==> inputs of v22 <==
==> flow/design.v (excerpt) <==
module udp_ipv4_tx (
    input  wire             ap_clk,
    input  wire             ap_rst_n,
    input  wire  [31:0]     my_ip_addr,
    input  wire   [7:0]     ip_protocol,
    input  wire             s_axis_tx_meta_tvalid,
    output wire             s_axis_tx_meta_tready,
    input  wire [255:0]     s_axis_tx_meta_tdata,
    input  wire             s_axis_tx_data_tvalid,
    output wire             s_axis_tx_data_tready,
    input  wire  [63:0]     s_axis_tx_data_tdata,
    input  wire   [7:0]     s_axis_tx_data_tkeep,
    input  wire             s_axis_tx_data_tlast,
    output wire             m_axis_tx_data_tvalid,
    input  wire             m_axis_tx_data_tready,
    output wire   [63:0]    m_axis_tx_data_tdata,
    output wire    [7:0]    m_axis_tx_data_tkeep,
    output wire             m_axis_tx_data_tlast,
    output wire   [31:0]    datagrams_transmitted
);
wire            tx_udp2ip_data_tvalid;
wire            tx_udp2ip_data_tready;
wire [63:0]     tx_udp2ip_data_tdata;
wire  [7:0]     tx_udp2ip_data_tkeep;
wire            tx_udp2ip_data_tlast;
wire            tx_udp2ip_meta_tvalid;
wire [63:0]     tx_udp2ip_meta_tdata;
wire            tx_udp2ip_meta_tready;
udp_tx udp_tx_i (
    .ap_clk                       (ap_clk),
  ...
clock: 2.59 ns
lec_check: 0
abc_area: 1
cap_margin: 20
cell_pad_in_sites_detail_placement: 0
cell_pad_in_sites_global_placement: 0
core_aspect_ratio: 0.94
core_margin: 2
core_utilization: 69
cts_cluster_diameter: 292
cts_cluster_size: 17
max_routing_layer: met5
min_routing_layer: met1
slew_margin: 20
run.sh (not shown) runs the stock make flow with config.mk's settings and CLKGATE_MAP_FILE=.
==> v37: changes against v22 <==
Settings changed: CORE_UTILIZATION 69 to 72, CTS_CLUSTER_SIZE 17 to 19, SETUP_SLACK_MARGIN from default to -0.19.
==> flow/constraint.sdc (replaced) <==
create_clock -name core_clock -period 2.44 [get_ports {ap_clk}]
set_input_delay 0.4880 -clock core_clock [delete_from_list [all_inputs] [get_ports {ap_clk}]]
set_output_delay 0.4880 -clock core_clock [all_outputs]
set_load 0.01 [all_outputs]
==> results <==
metric	v22	v37
Status	failed layout checks	failed layout checks
Layout check failures	negative setup slack	negative setup slack
Number of clock-tree buffers in the layout	70	62
Power in the clock group	6.76 mW	6.75 mW
Worst setup path startpoint	tx_ipv4_i.hdr_cnt[0]	udp_tx_i.store_header[47]
Number of placed instances with taps included	3754	3708
Detailed-route vias per instance	7.079	7.050
Final GP Congestion	0.9353	0.9524
Minimum setup slack among reg-to-reg paths	-1.12 ns	-0.78 ns
Util after Layout	90.69%	90.58%
Count of filler cells inserted in the layout	1405	1385
Clock network fraction of total power	25.6%	26.1%
Number of buffers added for setup after CTS	22	10
Vertical extent of the die	189.9 um	186.0 um
Buf/Inv on CP	6	2
Final critical-path required period	3.710 ns	3.219 ns
Number of non-clock buffers	474	452
OpenROAD warning count	213	212
Sum of negative setup slack	-109.10 ns	-99.59 ns
Data required time at the worst endpoint	3.01 ns	2.89 ns
Leakage	12.06 nW	11.50 nW
Clock network contribution to total cell area	3.693%	3.580%
Sw Share	34.29%	32.92%
Reg-to-reg startpoint	tx_ipv4_i.hdr_cnt[0]	udp_tx_i.store_header[47]

* * *

==> trial 53: inputs <==
Starting RTL as in the previous note.
## udp_ipv4_tx
module udp_ipv4_tx (
    input  wire             ap_clk,
    input  wire             ap_rst_n,
    input  wire  [31:0]     my_ip_addr,
    input  wire   [7:0]     ip_protocol,
    input  wire             s_axis_tx_meta_tvalid,
    output wire             s_axis_tx_meta_tready,
    input  wire [255:0]     s_axis_tx_meta_tdata,
    input  wire             s_axis_tx_data_tvalid,
    output wire             s_axis_tx_data_tready,
    input  wire  [63:0]     s_axis_tx_data_tdata,
    input  wire   [7:0]     s_axis_tx_data_tkeep,
    input  wire             s_axis_tx_data_tlast,
    output wire             m_axis_tx_data_tvalid,
    input  wire             m_axis_tx_data_tready,
    output wire   [63:0]    m_axis_tx_data_tdata,
    output wire    [7:0]    m_axis_tx_data_tkeep,
    output wire             m_axis_tx_data_tlast,
    output wire   [31:0]    datagrams_transmitted
);
clock: 2.71 ns
lec_check: 0
cap_margin: 20
core_margin: 2
core_utilization: 66
cts_cluster_size: 50
place_density: 0.6
setup_slack_margin: 0.61
slew_margin: 20
==> build 69 (differences from trial 53) <==
- ABC_AREA: unset -> 1
- CAP_MARGIN: 20 -> 40
- CORE_UTILIZATION: 66 -> 69
- CTS_CLUSTER_DIAMETER: unset -> 316
- CTS_CLUSTER_SIZE: 50 -> 17
- HOLD_SLACK_MARGIN: unset -> 0.29
- PLACE_DENSITY: 0.6 -> unset
- SETUP_SLACK_MARGIN: 0.61 -> -0.14
==> flow/constraint.sdc (replaced) <==
create_clock -name core_clock -period 2.53 [get_ports {ap_clk}]
set_input_delay 0.5060 -clock core_clock [delete_from_list [all_inputs] [get_ports {ap_clk}]]
set_output_delay 0.5060 -clock core_clock [all_outputs]
set_load 0.01 [all_outputs]
==> trial 52 (differences from trial 53) <==
- CORE_UTILIZATION: 66 -> 72
- CTS_CLUSTER_DIAMETER: unset -> 210
- CTS_CLUSTER_SIZE: 50 -> unset
- PLACE_DENSITY: 0.6 -> unset
- PLACE_DENSITY_LB_ADDON: unset -> 0.27
- SETUP_SLACK_MARGIN: 0.61 -> 0.1
==> flow/constraint.sdc (replaced) <==
create_clock -name core_clock -period 1.17 [get_ports {ap_clk}]
set_input_delay 0.2340 -clock core_clock [delete_from_list [all_inputs] [get_ports {ap_clk}]]
set_output_delay 0.2340 -clock core_clock [all_outputs]
set_load 0.01 [all_outputs]
==> build 33 (differences from trial 53) <==
- ABC_AREA: unset -> 1
- CORE_UTILIZATION: 66 -> 68
- CTS_CLUSTER_SIZE: 50 -> 96
- PLACE_DENSITY: 0.6 -> 0.38
- SETUP_SLACK_MARGIN: 0.61 -> unset
==> flow/constraint.sdc (replaced) <==
create_clock -name core_clock -period 4.1 [get_ports {ap_clk}]
set_input_delay 0.8200 -clock core_clock [delete_from_list [all_inputs] [get_ports {ap_clk}]]
set_output_delay 0.8200 -clock core_clock [all_outputs]
set_load 0.01 [all_outputs]
==> summary of the runs <==
Build 33 finished with timing, DRC and antenna clean. Trial 53 reached the layout checks and failed them: setup timing. Trial 52 never finished: it broke off in 4_1_cts. Build 69 completed, yet does not pass: setup timing.
Cell count: trial 53 < build 33 < build 69.
Between build 33 and trial 53, the lower synthesized area is in build 33 (gap about 0.55%, measured against trial 53).
Between build 33 and trial 53, the lower hold slack is in trial 53 (gap 0.032 ns).
The lowest maximum frequency belongs to build 33, the highest to build 69.
Of trial 53 and trial 52, trial 53 has the higher die area (gap 8.9%, measured against trial 52).
The lowest worst setup slack belongs to trial 53, the highest to build 33.
Combinational power, highest first: build 69, trial 53, build 33.
Clock power: build 33 < build 69 < trial 53.
Register-to-register slack: build 69 is worse than build 33 (0.66 ns).
Between build 69 and trial 53, the lower clock skew is in trial 53 (gap 0.0071 ns).

* * *

==> 12-25 <==
Starting RTL as in the previous note.
Settings: LEC_CHECK=0, CAP_MARGIN=20, CELL_PAD_IN_SITES_DETAIL_PLACEMENT=0, CELL_PAD_IN_SITES_GLOBAL_PLACEMENT=2, CORE_ASPECT_RATIO=1.24, CORE_MARGIN=2, CORE_UTILIZATION=34, CTS_CLUSTER_DIAMETER=292, MAX_ROUTING_LAYER=met5, MIN_ROUTING_LAYER=met1, PLACE_DENSITY_LB_ADDON=0.26, SLEW_MARGIN=20; clock period 3.08 ns.
==> 12-19: changes against 12-25 <==
ABC_AREA = 1   (was default)
CELL_PAD_IN_SITES_GLOBAL_PLACEMENT = 0   (was 2)
CORE_UTILIZATION = 72   (was 34)
CTS_CLUSTER_DIAMETER = 29   (was 292)
CTS_CLUSTER_SIZE = 17   (was default)
HOLD_SLACK_MARGIN = 0.3   (was default)
SETUP_SLACK_MARGIN = 0.77   (was default)
==> flow/constraint.sdc (replaced) <==
create_clock -name core_clock -period 2.62 [get_ports {ap_clk}]
set_input_delay 0.5240 -clock core_clock [delete_from_list [all_inputs] [get_ports {ap_clk}]]
set_output_delay 0.5240 -clock core_clock [all_outputs]
set_load 0.01 [all_outputs]
==> comparison <==
12-19 aborted during 4_1_cts on DPL-0038. 12-25 finished but fails on negative setup slack.
Synthesized cell count: 12-25 is lower than 12-19 (7.1%).
Between 12-19 and 12-25, the lower die size is in 12-19 (gap about 50%, measured against 12-25).
In 12-19 the synthesized area is lower than in 12-25, by 0.55%.

* * *

==> willow: inputs <==
Starting RTL as in the previous note.
Settings: LEC_CHECK=0, ABC_AREA=1, CAP_MARGIN=20, CELL_PAD_IN_SITES_GLOBAL_PLACEMENT=3, CORE_MARGIN=4, CORE_UTILIZATION=32, MAX_ROUTING_LAYER=met4, MIN_ROUTING_LAYER=met1, PLACE_DENSITY=0.93, SETUP_SLACK_MARGIN=0.51, SLEW_MARGIN=20; clock period 3.1 ns.
==> cedar (differences from willow) <==
==> flow/config.mk (replaced) <==
export PLATFORM = sky130hd
export DESIGN_NAME = udp_ipv4_tx
export DESIGN_NICKNAME = udp_ipv4_tx
export VERILOG_FILES = /design/flow/design.v
export SDC_FILE = /design/flow/constraint.sdc
export NUM_CORES = 4
export LEC_CHECK = 0
export CAP_MARGIN = 20
export CORE_MARGIN = 2
export CORE_UTILIZATION = 72
export CTS_CLUSTER_SIZE = 50
export PLACE_DENSITY = 0.35
export SETUP_SLACK_MARGIN = 0.91
export SLEW_MARGIN = 20
==> flow/constraint.sdc (replaced) <==
create_clock -name core_clock -period 3.34 [get_ports {ap_clk}]
set_input_delay 0.6680 -clock core_clock [delete_from_list [all_inputs] [get_ports {ap_clk}]]
set_output_delay 0.6680 -clock core_clock [all_outputs]
set_load 0.01 [all_outputs]
==> results <==
willow passed the timing, DRC and antenna checks. cedar ended with an error in 5_1_grt on GRT-0232.
In willow the area after synthesis is lower than in cedar, by about 0.55%.
Of cedar and willow, willow has the higher die area (gap about 56%, measured against willow).
Synthesized cell count: willow is higher than cedar (7.6%).

* * *

==> inputs of run a <==
Starting RTL as in the previous note.
clock: 2.53 ns
lec_check: 0
abc_area: 1
cap_margin: 40
core_margin: 2
core_utilization: 70
cts_cluster_diameter: 316
cts_cluster_size: 17
hold_slack_margin: 0.29
setup_slack_margin: 0.36
slew_margin: 20
==> run b: changes against run a <==
ABC_AREA = default   (was 1)
CAP_MARGIN = 20   (was 40)
CORE_UTILIZATION = 27   (was 70)
CTS_CLUSTER_DIAMETER = default   (was 316)
CTS_CLUSTER_SIZE = default   (was 17)
HOLD_SLACK_MARGIN = default   (was 0.29)
PLACE_DENSITY = 0.6   (was default)
SETUP_SLACK_MARGIN = default   (was 0.36)
==> flow/constraint.sdc (replaced) <==
create_clock -name core_clock -period 4.33 [get_ports {ap_clk}]
set_input_delay 0.8660 -clock core_clock [delete_from_list [all_inputs] [get_ports {ap_clk}]]
set_output_delay 0.8660 -clock core_clock [all_outputs]
set_load 0.01 [all_outputs]
==> results.txt <==
Notes on the flow run.

- The placement row count is 69, for reference.
- At the floorplan stage, the core utilization is reported as 71.2%.
- The synthesis run shows the most used standard cells to be sky130_fd_sc_hd__nand2_1, sky130_fd_sc_hd__dfxtp_1, sky130_fd_sc_hd__a21oi_1.
- The post-CTS resize count is 182, for reference.
- Yosys mapped the design onto 47 distinct sky130hd cell types.
- The cell count after synthesis is 3058, for reference.
- After Yosys synthesis, XOR and XNOR cells account for 0.518% of the synthesized area.
- The number of standard cells reported by yosys is 3058, for reference.
- The placed wire-length estimate after detailed placement is 54.1 mm, for reference.
- CTS added clock buffers totalling 43.
- The cell area after synthesis is 25400 sq um, for reference.
- The flow did not finish.
- After synthesis, the share of cell area in mux cells is 0%.
- For reference, compound AND-OR and OR-AND cells occupy 20.4% of the area reported after synthesis.
- From left edge to right edge, the die measures 194 um.
- The last stage reached is global routing, for reference.
# the run above: run a

==> results.txt <==
Status of the implementation.

- The flow ran to the end and the layout has no timing, DRC or antenna violations.
- After clock tree synthesis, the repair step resized 0 gates.
- The CTS report gives the tree buffer count as 71.
- The area fraction in compound gates is 20.5%, for reference.
- The number of standard cells reported by yosys is 2842, for reference.
- In the floorplan report the effective utilization is 27.3%.
- The die is 311 um wide.
- The cell count after synthesis is 2842, for reference.
- Detailed placement finished with a half-perimeter wire length of 56.6 mm.
- The xor and xnor fraction of the mapped netlist area is 1.54%, for reference.
# the run above: run b


* * *

==> inputs of run R <==
Starting RTL as in the previous note.
export LEC_CHECK = 0
export ABC_AREA = 1
export CAP_MARGIN = 20
export CELL_PAD_IN_SITES_DETAIL_PLACEMENT = 0
export CELL_PAD_IN_SITES_GLOBAL_PLACEMENT = 0
export CORE_ASPECT_RATIO = 1.24
export CORE_MARGIN = 2
export CORE_UTILIZATION = 70
export CTS_CLUSTER_DIAMETER = 292
export MAX_ROUTING_LAYER = met5
export MIN_ROUTING_LAYER = met1
export PLACE_DENSITY_LB_ADDON = 0.26
export SETUP_SLACK_MARGIN = 0.33
export SLEW_MARGIN = 20
create_clock -name core_clock -period 1.77 [get_ports {ap_clk}]
==> run H: changes against run R <==
- ABC_AREA: 1 -> not set
- CELL_PAD_IN_SITES_DETAIL_PLACEMENT: 0 -> not set
- CELL_PAD_IN_SITES_GLOBAL_PLACEMENT: 0 -> not set
- CORE_ASPECT_RATIO: 1.24 -> not set
- CORE_UTILIZATION: 70 -> 40
- CTS_CLUSTER_DIAMETER: 292 -> not set
- MAX_ROUTING_LAYER: met5 -> not set
- MIN_ROUTING_LAYER: met1 -> not set
- PLACE_DENSITY: not set -> 0.6
- PLACE_DENSITY_LB_ADDON: 0.26 -> not set
- SETUP_SLACK_MARGIN: 0.33 -> 0.44
==> flow/constraint.sdc (replaced) <==
create_clock -name core_clock -period 4.33 [get_ports {ap_clk}]
set_input_delay 0.8660 -clock core_clock [delete_from_list [all_inputs] [get_ports {ap_clk}]]
set_output_delay 0.8660 -clock core_clock [all_outputs]
set_load 0.01 [all_outputs]
==> run M: changes against run R <==
- CORE_ASPECT_RATIO: 1.24 -> 0.94
- CORE_UTILIZATION: 70 -> 69
- CTS_CLUSTER_SIZE: not set -> 19
- PLACE_DENSITY_LB_ADDON: 0.26 -> not set
- SETUP_SLACK_MARGIN: 0.33 -> -0.19
==> flow/constraint.sdc (replaced) <==
create_clock -name core_clock -period 2.81 [get_ports {ap_clk}]
set_input_delay 0.5620 -clock core_clock [delete_from_list [all_inputs] [get_ports {ap_clk}]]
set_output_delay 0.5620 -clock core_clock [all_outputs]
set_load 0.01 [all_outputs]
==> run D: changes against run R <==
- ABC_AREA: 1 -> not set
- CELL_PAD_IN_SITES_DETAIL_PLACEMENT: 0 -> not set
- CELL_PAD_IN_SITES_GLOBAL_PLACEMENT: 0 -> not set
- CORE_ASPECT_RATIO: 1.24 -> not set
- CORE_UTILIZATION: 70 -> 72
- CTS_CLUSTER_DIAMETER: 292 -> not set
- MAX_ROUTING_LAYER: met5 -> not set
- MIN_ROUTING_LAYER: met1 -> not set
- PLACE_DENSITY_LB_ADDON: 0.26 -> not set
- SETUP_SLACK_MARGIN: 0.33 -> -0.1
==> flow/constraint.sdc (replaced) <==
create_clock -name core_clock -period 1.17 [get_ports {ap_clk}]
set_input_delay 0.2340 -clock core_clock [delete_from_list [all_inputs] [get_ports {ap_clk}]]
set_output_delay 0.2340 -clock core_clock [all_outputs]
set_load 0.01 [all_outputs]
==> comparison table <==
quantity                                                                                         run R                                                    run H                                                       run M           run D
Result of the run                                                                       did not finish                         no timing/DRC/antenna violations                                    finished with violations  did not finish
Failing step                                                                                   5_1_grt                                                        -                                                           -         4_1_cts
Layout check failures                                                                                -                                                        -                                                setup timing               -
Share of total power in sequential cells                                                             -                                                    46.7%                                                       51.1%               -
Gate Area                                                                                            -                                              10600 sq um                                                 10300 sq um               -
Routability congestion estimate from global placement                                            0.999                                                    0.915                                                       0.978            1.03
Startpoint type of the worst setup path                                                              -                                                 register                                                    register               -
Tightest Pin Transition                                                                              -                                                  1.02 ns                                                    0.997 ns               -
Met2 wire length                                                                                     -                                                 36300 um                                                    37000 um               -
Register-to-register setup slack                                                                     -                                                  0.62 ns                                                    -0.19 ns               -
Comb group                                                                                           -                                                  2.18 mW                                                     4.73 mW               -
Clock power share                                                                                    -                                                    38.8%                                                       26.8%               -
Crit end category                                                                                    -                                                 register                                                    register               -
Post-synthesis share of cell area spent on full adders, half adders and majority gates          0.395%                                                   0.392%                                                      0.395%          0.392%
Count of flip-flops and latches                                                                      -                                                      631                                                         631               -
Top-area cell type share of the netlist area                                                     39.1%                                                    38.9%                                                       39.1%           38.9%
Highest Signal Layer                                                                                 -                                                     met4                                                        met5               -
Shortest clock period the worst path allows after layout                                             -                                                  3.71 ns                                                     3.00 ns               -
Final standard cell count with taps included and fillers excluded                                    -                                                     3946                                                        3807               -
Cells after synthesis                                                                             3058                                                     2842                                                        3058            2842
Worst R2R End                                                                                        -  tx_ipv4_i.tx_ipv4_reg_slice.slice_i.r_last$_SDFFE_PN0P_  tx_ipv4_i.tx_ipv4_reg_slice.slice_i.r_keep[0]$_SDFFE_PN0P_               -
Power figures rest on the tool's default switching activity, not on a simulated workload.
